==> flow/design.v <==
module exponent_multiplier (
    i_clk, i_rst_n,
    i_load, i_start, i_select,
    i_A, i_B,
    o_done, led_select, o_P,
	seg_i_A_ten, seg_i_A_unit, 
	seg_i_B_ten, seg_i_B_unit, 
	seg_o_P_thousand, seg_o_P_hundred, seg_o_P_ten, seg_o_P_unit
);
    input wire i_clk, i_rst_n;
    input wire i_load, i_start, i_select;
    input [3:0] i_A, i_B;
    output reg o_done, led_select;
    output reg [29:0] o_P;
	output reg [6:0] seg_i_A_ten, seg_i_A_unit;
	output reg [6:0] seg_i_B_ten, seg_i_B_unit;
	output reg [6:0] seg_o_P_thousand, seg_o_P_hundred, seg_o_P_ten, seg_o_P_unit;
    parameter IDLE = 3'b000, LOAD = 3'b001, CALC = 3'b010, FINISH = 3'b011;
    reg [2:0] current_state;
    reg [3:0] reg_A, reg_B;
	reg [3:0] led_reg_A, led_reg_B;
    reg [19:0] reg_A_shift;
    reg [29:0] reg_P_exp;
    reg [7:0] reg_P_mul;
    reg [3:0] counter_exp;
    reg [2:0] index_bit_B;
    reg exp_done, mul_done;
    always @(posedge i_clk or negedge i_rst_n) begin
        if (!i_rst_n) begin
            reg_A <= 4'b0;
            reg_B <= 4'b0;
            reg_P_exp <= 30'b1;
            reg_P_mul <= 8'b0;
            reg_A_shift <= 20'b0;
			led_reg_A <= 4'b0;	
			led_reg_B <= 4'b0;	
            o_done <= 0;
			led_select <= 0;
            o_P <= 30'b0;
            counter_exp <= 4'b0;
            index_bit_B <= 3'b0;
            exp_done <= 0;
            mul_done <= 0;
            current_state <= IDLE;
        end
        else begin
            case (current_state)
                IDLE: begin
                    reg_A <= 4'b0;
                    reg_B <= 4'b0;
                    reg_P_exp <= 30'b1;
                    reg_P_mul <= 8'b0;
                    reg_A_shift <= 20'b0;
                    o_done <= 0;
					led_select <= 0;
                    o_P <= 30'b0;
                    counter_exp <= 4'b0;
                    index_bit_B <= 3'b0;
                    exp_done <= 0;
                    mul_done <= 0;
                    if (!i_load) begin 
                        reg_A <= i_A;
						led_reg_A <= i_A;
                        reg_B <= i_B;
						led_reg_B <= i_B;
                        reg_A_shift <= {16'b0, i_A};
                        current_state <= LOAD;
                    end                    
                end    
                LOAD: begin                    
                    current_state <= (!i_start) ? CALC : LOAD;
                end
                CALC: begin
                    if (i_start) begin
                        if (!exp_done) begin
                            if (counter_exp < reg_B) begin
                                reg_P_exp <= reg_P_exp * reg_A;
                                counter_exp <= counter_exp + 1;
                            end
                            else begin
                                exp_done <= 1;
                            end
                        end
                        if (!mul_done) begin
                            if (index_bit_B < 4) begin
                                if (reg_B[index_bit_B]) begin
                                    reg_P_mul <= reg_P_mul + reg_A_shift[7:0];
                                end
                                reg_A_shift <= reg_A_shift << 1;
                                index_bit_B <= index_bit_B + 1;
                            end
                            else begin
                                mul_done <= 1;
                            end
                        end
                        if (exp_done && mul_done) begin
                            current_state <= FINISH;
                        end
                    end
                end
                FINISH: begin
                    o_done <= 1;
                    led_select <= !i_select;
                    if (!i_select) begin
                        o_P <= reg_P_exp;
                    end
                    else if (i_select) begin
                        o_P <= {22'b0, reg_P_mul};
                    end
                    if (!i_start) begin
                        current_state <= IDLE;
                    end
                end
            endcase
        end
    end
	always @(*) begin                 
		case (led_reg_A % 10)
			4'd0: seg_i_A_unit = 7'b1000000;
			4'd1: seg_i_A_unit = 7'b1111001;
			4'd2: seg_i_A_unit = 7'b0100100;
			4'd3: seg_i_A_unit = 7'b0110000;
			4'd4: seg_i_A_unit = 7'b0011001;
			4'd5: seg_i_A_unit = 7'b0010010;
			4'd6: seg_i_A_unit = 7'b0000010;
			4'd7: seg_i_A_unit = 7'b1111000;
			4'd8: seg_i_A_unit = 7'b0000000;
			4'd9: seg_i_A_unit = 7'b0010000;
			default: seg_i_A_unit = 7'b1000000;
		endcase
		case (led_reg_A / 10)
			4'd0: seg_i_A_ten = 7'b1000000;
			4'd1: seg_i_A_ten = 7'b1111001;
			4'd2: seg_i_A_ten = 7'b0100100;
			4'd3: seg_i_A_ten = 7'b0110000;
			4'd4: seg_i_A_ten = 7'b0011001;
			4'd5: seg_i_A_ten = 7'b0010010;
			4'd6: seg_i_A_ten = 7'b0000010;
			4'd7: seg_i_A_ten = 7'b1111000;
			4'd8: seg_i_A_ten = 7'b0000000;
			4'd9: seg_i_A_ten = 7'b0010000;
			default: seg_i_A_ten = 7'b1000000;
		endcase
		case (led_reg_B % 10)
			4'd0: seg_i_B_unit = 7'b1000000;
			4'd1: seg_i_B_unit = 7'b1111001;
			4'd2: seg_i_B_unit = 7'b0100100;
			4'd3: seg_i_B_unit = 7'b0110000;
			4'd4: seg_i_B_unit = 7'b0011001;
			4'd5: seg_i_B_unit = 7'b0010010;
			4'd6: seg_i_B_unit = 7'b0000010;
			4'd7: seg_i_B_unit = 7'b1111000;
			4'd8: seg_i_B_unit = 7'b0000000;
			4'd9: seg_i_B_unit = 7'b0010000;
			default: seg_i_B_unit = 7'b1000000;
		endcase
		case (led_reg_B / 10)
			4'd0: seg_i_B_ten = 7'b1000000;
			4'd1: seg_i_B_ten = 7'b1111001;
			4'd2: seg_i_B_ten = 7'b0100100;
			4'd3: seg_i_B_ten = 7'b0110000;
			4'd4: seg_i_B_ten = 7'b0011001;
			4'd5: seg_i_B_ten = 7'b0010010;
			4'd6: seg_i_B_ten = 7'b0000010;
			4'd7: seg_i_B_ten = 7'b1111000;
			4'd8: seg_i_B_ten = 7'b0000000;
			4'd9: seg_i_B_ten = 7'b0010000;
			default: seg_i_B_ten = 7'b1000000;
		endcase
		case (o_P % 10)
			4'd0: seg_o_P_unit = 7'b1000000;
			4'd1: seg_o_P_unit = 7'b1111001;
			4'd2: seg_o_P_unit = 7'b0100100;
			4'd3: seg_o_P_unit = 7'b0110000;
			4'd4: seg_o_P_unit = 7'b0011001;
			4'd5: seg_o_P_unit = 7'b0010010;
			4'd6: seg_o_P_unit = 7'b0000010;
			4'd7: seg_o_P_unit = 7'b1111000;
			4'd8: seg_o_P_unit = 7'b0000000;
			4'd9: seg_o_P_unit = 7'b0010000;
			default: seg_o_P_unit = 7'b1000000;
		endcase
		case ((o_P / 10) % 10)
			4'd0: seg_o_P_ten = 7'b1000000;
			4'd1: seg_o_P_ten = 7'b1111001;
			4'd2: seg_o_P_ten = 7'b0100100;
			4'd3: seg_o_P_ten = 7'b0110000;
			4'd4: seg_o_P_ten = 7'b0011001;
			4'd5: seg_o_P_ten = 7'b0010010;
			4'd6: seg_o_P_ten = 7'b0000010;
			4'd7: seg_o_P_ten = 7'b1111000;
			4'd8: seg_o_P_ten = 7'b0000000;
			4'd9: seg_o_P_ten = 7'b0010000;
			default: seg_o_P_ten = 7'b1000000;
		endcase
		case ((o_P / 100) % 10)
			4'd0: seg_o_P_hundred = 7'b1000000;
			4'd1: seg_o_P_hundred = 7'b1111001;
			4'd2: seg_o_P_hundred = 7'b0100100;
			4'd3: seg_o_P_hundred = 7'b0110000;
			4'd4: seg_o_P_hundred = 7'b0011001;
			4'd5: seg_o_P_hundred = 7'b0010010;
			4'd6: seg_o_P_hundred = 7'b0000010;
			4'd7: seg_o_P_hundred = 7'b1111000;
			4'd8: seg_o_P_hundred = 7'b0000000;
			4'd9: seg_o_P_hundred = 7'b0010000;
			default: seg_o_P_hundred = 7'b1000000;
		endcase
		case ((o_P / 1000) % 10)
			4'd0: seg_o_P_thousand = 7'b1000000;
			4'd1: seg_o_P_thousand = 7'b1111001;
			4'd2: seg_o_P_thousand = 7'b0100100;
			4'd3: seg_o_P_thousand = 7'b0110000;
			4'd4: seg_o_P_thousand = 7'b0011001;
			4'd5: seg_o_P_thousand = 7'b0010010;
			4'd6: seg_o_P_thousand = 7'b0000010;
			4'd7: seg_o_P_thousand = 7'b1111000;
			4'd8: seg_o_P_thousand = 7'b0000000;
			4'd9: seg_o_P_thousand = 7'b0010000;
			default: seg_o_P_thousand = 7'b1000000;		
		endcase
    end
endmodule
clock: 50.0 ns
lec_check: 0
cap_margin: 20
cell_pad_in_sites_detail_placement: 1
cell_pad_in_sites_global_placement: 3
core_aspect_ratio: 0.66
core_margin: 3
core_utilization: 50
cts_cluster_diameter: 219
cts_cluster_size: 32
gpl_routability_driven: 0
gpl_timing_driven: 0
place_density: 0.69
slew_margin: 20
run.sh (not shown) runs the stock make flow with config.mk's settings and CLKGATE_MAP_FILE=.
The starting point died in global placement without I/O on GPL-0301.
Next try:
Settings changed: ABC_AREA from default to 1, CELL_PAD_IN_SITES_DETAIL_PLACEMENT 1 to default, CELL_PAD_IN_SITES_GLOBAL_PLACEMENT 3 to default, CORE_ASPECT_RATIO 0.66 to default, CORE_MARGIN 3 to 2, CORE_UTILIZATION 50 to 40, CTS_CLUSTER_DIAMETER 219 to 232, CTS_CLUSTER_SIZE 32 to default, GPL_ROUTABILITY_DRIVEN 0 to default, GPL_TIMING_DRIVEN 0 to default, MIN_ROUTING_LAYER from default to met2, PLACE_DENSITY 0.69 to 0.6.
Result:
- The new run finished but failed the layout checks on negative setup slack
- synthesized cell count came out higher by 24%
- area after synthesis grows by 0.88%
- die area climbs by 24%
Next try:
Settings changed: CTS_CLUSTER_DIAMETER 232 to default, CTS_CLUSTER_SIZE from default to 16, MIN_ROUTING_LAYER met2 to default, PLACE_DENSITY 0.6 to 0.92.
=> Now the flow stopped in global routing on GRT-0232. Die area stays the same. Area after synthesis does not change. Synthesized cell count stays the same.
Next try:
Settings changed: ABC_AREA 1 to default, CORE_UTILIZATION 40 to 69, CTS_CLUSTER_DIAMETER from default to 253, CTS_CLUSTER_SIZE 16 to 100, PLACE_DENSITY 0.92 to 0.6.
The changed run produced a clean layout.
Synthesized area goes down by 0.87%.
Synthesized cell count shrinks by 20%.
Die size fell by 42%.
Next try:
Settings changed: ABC_AREA from default to 1, CORE_UTILIZATION 69 to 40, CTS_CLUSTER_DIAMETER 253 to default, CTS_CLUSTER_SIZE 100 to 16, PLACE_DENSITY 0.6 to 0.95.
What happened:
- The changed run died in global routing
- die size climbs by 73%
- synthesized cell count climbs by 24%
- synthesized area climbs by 0.88%

* * *

== job 7384 ==
Starts from the design.v that is shown in full above.
Settings: LEC_CHECK=0, CAP_MARGIN=20, CELL_PAD_IN_SITES_DETAIL_PLACEMENT=2, CELL_PAD_IN_SITES_GLOBAL_PLACEMENT=3, CORE_ASPECT_RATIO=0.66, CORE_MARGIN=2, CORE_UTILIZATION=50, CTS_CLUSTER_DIAMETER=219, CTS_CLUSTER_SIZE=32, GPL_ROUTABILITY_DRIVEN=1, GPL_TIMING_DRIVEN=0, SETUP_SLACK_MARGIN=5.0, SLEW_MARGIN=20; clock period 50.0 ns.
Job 7384 | ERROR | global placement without I/O
--- input diff job 7384..job 300 ---
- setting PLACE_DENSITY to 0.6 for the first time
- removing GPL_TIMING_DRIVEN (formerly 0)
- removing CTS_CLUSTER_SIZE (formerly 32)
- removing GPL_ROUTABILITY_DRIVEN (formerly 1)
- removing SETUP_SLACK_MARGIN (formerly 5.0)
- removing CORE_ASPECT_RATIO (formerly 0.66)
- removing CELL_PAD_IN_SITES_GLOBAL_PLACEMENT (formerly 3)
- removing CELL_PAD_IN_SITES_DETAIL_PLACEMENT (formerly 2)
- removing CTS_CLUSTER_DIAMETER (formerly 219)
- changing CORE_UTILIZATION from 50 to 40
Results
Job 300 finished every stage and its layout cleared the timing, DRC and antenna checks. Flow for job 7384 halted at global placement without I/O, error code GPL-0301. Synthesized-area fraction occupied by and/or/nand/nor cells essentially unchanged between job 7384 and job 300. In the tables for job 7384 and job 300, horizontal die dimension reads higher with job 7384. As far as synthesized chip area reported by yosys is concerned, job 300 and job 7384 perform about the same. Number of standard cells reported by yosys came out exactly the same in job 7384 and job 300. When job 300 is set beside job 7384, its floorplan core area turns out to be 0.020 sq mm larger. Area fraction in xor and xnor cells came out exactly the same in job 7384 and job 300. Reported for job 7384 and job 300, register bit count reported by yosys turned out identical to the last digit. Die area | job 300 > job 7384.
Input-level comparison between job 4457 and job 300:
- setting GPL_ROUTABILITY_DRIVEN to 0 for the first time
- setting GPL_TIMING_DRIVEN to 0 for the first time
- removing PLACE_DENSITY (formerly 0.6)
Results
- NOTE: share of the core filled with cells in job 4457 exceeds that of job 300
- Transition time of the tightest slew-check pin: job 4457 higher than job 300
- Non-clock buffer count for job 4457: 69% up relative to job 300
- As far as count of endpoints failing setup in the final report goes, job 4457 and job 300 are indistinguishable; the numbers are identical.
- Job 4457 vs. job 300: minimum clock period went up by 0.42 ns.
- Wire length went up slightly going from job 300 to job 4457.
- Cell area after layout for job 4457: 1.9% up relative to job 300
- Job 4457 vs job 300, count of cells resized by post-cts repair went up by 39.
- Job 4457 vs job 300: fmax down slightly
- | number of filler instances in the final layout | job 4457 vs job 300 | 170 higher |
Relative to job 4457, the following input files were edited for job 984:
- PLACE_DENSITY newly set to 0.9
- GPL_ROUTABILITY_DRIVEN removed (was 0)
- CTS_CLUSTER_DIAMETER newly set to 193
- GPL_TIMING_DRIVEN removed (was 0)
- CTS_CLUSTER_SIZE newly set to 100
Notes after the runs:
Diff job 984..job 4457 | area share of and/or/nand/nor cells after synthesis | unchanged. Job 984 vs. job 4457: routing usage on met1 went down by 1.7 points. Compared with job 4457, in job 984 routing usage on met2 down 1.8 points; maximum fanout along the worst path up 24. Job 984 supports a higher top clock frequency than job 4457. Job 984 vs. job 4457: wire length lost about 3%, worst setup slack picked up an extra 0.24 ns.

* * *

JK:
// exponent_multiplier: RTL as listed in full above, without the edits since
Settings: LEC_CHECK=0, ABC_AREA=1, CAP_MARGIN=10, CORE_ASPECT_RATIO=1.45, CORE_MARGIN=2, CORE_UTILIZATION=72, CTS_CLUSTER_DIAMETER=218, MAX_ROUTING_LAYER=met4, MIN_ROUTING_LAYER=met1, SETUP_SLACK_MARGIN=1.01, SLEW_MARGIN=20, TNS_END_PERCENT=95; clock period 47.8 ns.
JK: it failed with a tool error in global routing (5_1_grt), so there are no final results.
Here is what was changed in the inputs of MS compared with JK.
- CTS_CLUSTER_DIAMETER: 218 -> 200
- CORE_UTILIZATION: 72 -> 70
- CTS_CLUSTER_SIZE: unset -> 80
- TNS_END_PERCENT: 95 -> 25
### Flow results
Compared with JK, in MS area after synthesis did not really move, number of standard-cell rows in the floorplan climbed 2. Reported for MS and JK, number of clock sinks seen by CTS turned out identical to the last digit. Total placed instance area went up by a little under 10% going from JK to MS. MS never completed; the flow aborted with a tool error in global routing (5_1_grt). Relative to JK, the number of instances resized during post-cts repair of MS is lower by 85.

* * *

exp/amber:
// exponent_multiplier: RTL as listed in full above, without the edits since
Settings: LEC_CHECK=0, ABC_AREA=1, CAP_MARGIN=10, CORE_ASPECT_RATIO=1.45, CORE_MARGIN=2, CORE_UTILIZATION=70, CTS_CLUSTER_DIAMETER=218, CTS_CLUSTER_SIZE=78, MAX_ROUTING_LAYER=met4, MIN_ROUTING_LAYER=met1, SETUP_SLACK_MARGIN=1.01, SLEW_MARGIN=20, TNS_END_PERCENT=25; clock period 47.8 ns.
In the summary table, exp/amber is marked failed, with error GRT-0116 raised in global routing.
For exp/willow, these inputs were changed with respect to exp/amber:
Settings: clearing TNS_END_PERCENT, which used to be 25; clearing CTS_CLUSTER_DIAMETER, which used to be 218; clearing ABC_AREA, which used to be 1; clearing CORE_ASPECT_RATIO, which used to be 1.45; clearing SETUP_SLACK_MARGIN, which used to be 1.01; clearing MIN_ROUTING_LAYER, which used to be met1; clearing MAX_ROUTING_LAYER, which used to be met4; clearing CTS_CLUSTER_SIZE, which used to be 78; swapping 10 for 20 in CAP_MARGIN; swapping 70 for 58 in CORE_UTILIZATION; swapping 47.8 for 29.1 in the clock period (ns, I/O delays scaled along).
==> comparison <==
To summarise exp/willow: no stage aborted, but the layout did not pass its checks, failing on setup timing.
Between exp/willow and exp/amber, adder-cell area share of the yosys netlist is higher for exp/willow, exp/amber comes in under that.
Number of cells upsized or downsized after cts came out higher on exp/willow than on exp/amber.
Compared with exp/amber, exp/willow shows a lower netlist area before placement.
Diff exp/willow and exp/amber: share of the core filled by cells before placement lower in exp/willow
Looking at post-synthesis cell type count, exp/willow sits 59 higher than exp/amber does.
The inputs of exp/cedar differ from those of exp/willow as listed below.
Settings: SETUP_SLACK_MARGIN newly set to 5.0; CORE_UTILIZATION changed from 58 to 71; ABC_AREA newly set to 1; PLACE_DENSITY newly set to 0.41; the clock period (ns, I/O delays scaled along) changed from 29.1 to 60.3.
Findings:
- Looking at critical path startpoint, the o_P[27] result is from exp/cedar; the o_P[25] one comes from exp/willow.
- The post-synthesis instance total in exp/cedar is 1.2 times that in exp/willow.
- Global-route wire length before repair sits lower in exp/cedar than in exp/willow.
- Combinational fraction of the cell area: exp/cedar vs exp/willow up 11 points
- Across both runs, global-route usage was lower for exp/cedar than for exp/willow.
- exp/cedar vs exp/willow: delay of the slowest cell on the worst path down in exp/cedar
- exp/cedar: full flow OK, the timing, DRC and antenna checks passed
- [flow] exp/willow | stages: complete | final checks: fail | reason: setup timing
- Horizontal die size (exp/cedar / exp/willow): 0.909
- Comparing exp/cedar against exp/willow, there is no change at all in quantity of I/O buffers inserted on ports.
Here is what was changed in the inputs of exp/delta compared with exp/cedar.
Settings: clearing SETUP_SLACK_MARGIN, which used to be 5.0; swapping 0.41 for 0.6 in PLACE_DENSITY; clearing ABC_AREA, which used to be 1; swapping 71 for 15 in CORE_UTILIZATION.
### Flow results
Changes observed in exp/delta relative to exp/cedar: count of multi-input gates saw a decrease. exp/delta | stages: all done | timing, DRC, antenna: all pass. exp/delta against exp/cedar: minimum period implied by the final worst setup slack climbed 1.88 ns, area fraction in mux cells went up.
Inputs modified between exp/delta and exp/onyx:
Settings: CORE_UTILIZATION now 72, was 15; ABC_AREA now 1, previously not set; CTS_CLUSTER_SIZE now 99, previously not set; the clock period (ns, I/O delays scaled along) now 64.5, was 60.3.
No run among exp/onyx and exp/delta stopped early or left any final violation; all are clean. Compared with exp/delta, exp/onyx shows average detailed-routed wire length per instance that has gone down by more than 10%. The final reports for exp/onyx and exp/delta show largest net degree at the start of global routing higher in the former. Detailed placement HPWL in exp/onyx vs exp/delta: down about 20%. Compared with exp/delta, exp/onyx shows a higher critical path depth. Count of vias placed by the detailed router: exp/onyx higher than exp/delta. Status: hold slack parity (exp/onyx, exp/delta). Relative to exp/delta, the yosys-reported design area after synthesis of exp/onyx is higher by 0.88%. exp/delta has a higher adder and majority gate portion of the synthesized area than exp/onyx. Number of distinct library cells after synthesis, exp/onyx and exp/delta: higher on exp/delta. met5 as the highest routed metal layer was reported by exp/delta, and met4 by exp/onyx.
For exp/zinc, these inputs were changed with respect to exp/onyx:
Settings: an added CTS_CLUSTER_DIAMETER of 229; a change of CORE_UTILIZATION from 72 to 65; a deleted CTS_CLUSTER_SIZE that had been 99; a change of the clock period (ns, I/O delays scaled along) from 64.5 to 46.2.
Findings:
Across exp/onyx and exp/zinc, a clean result was obtained everywhere but in exp/zinc.
Compared to exp/onyx, exp/zinc has total core area 11% higher.
Die extent in y on exp/zinc is up relative to exp/onyx.
Final weighted congestion of routability-driven global placement: exp/onyx and exp/zinc compared, higher one is exp/onyx
Between exp/onyx and exp/zinc, the difference in share of the yosys chip area belonging to registers is negligible.
Compared with exp/onyx, in exp/zinc area of the die increased by 0.0061 mm² relative to the old numbers; worst setup slack after placement dropped 7.60 ns.
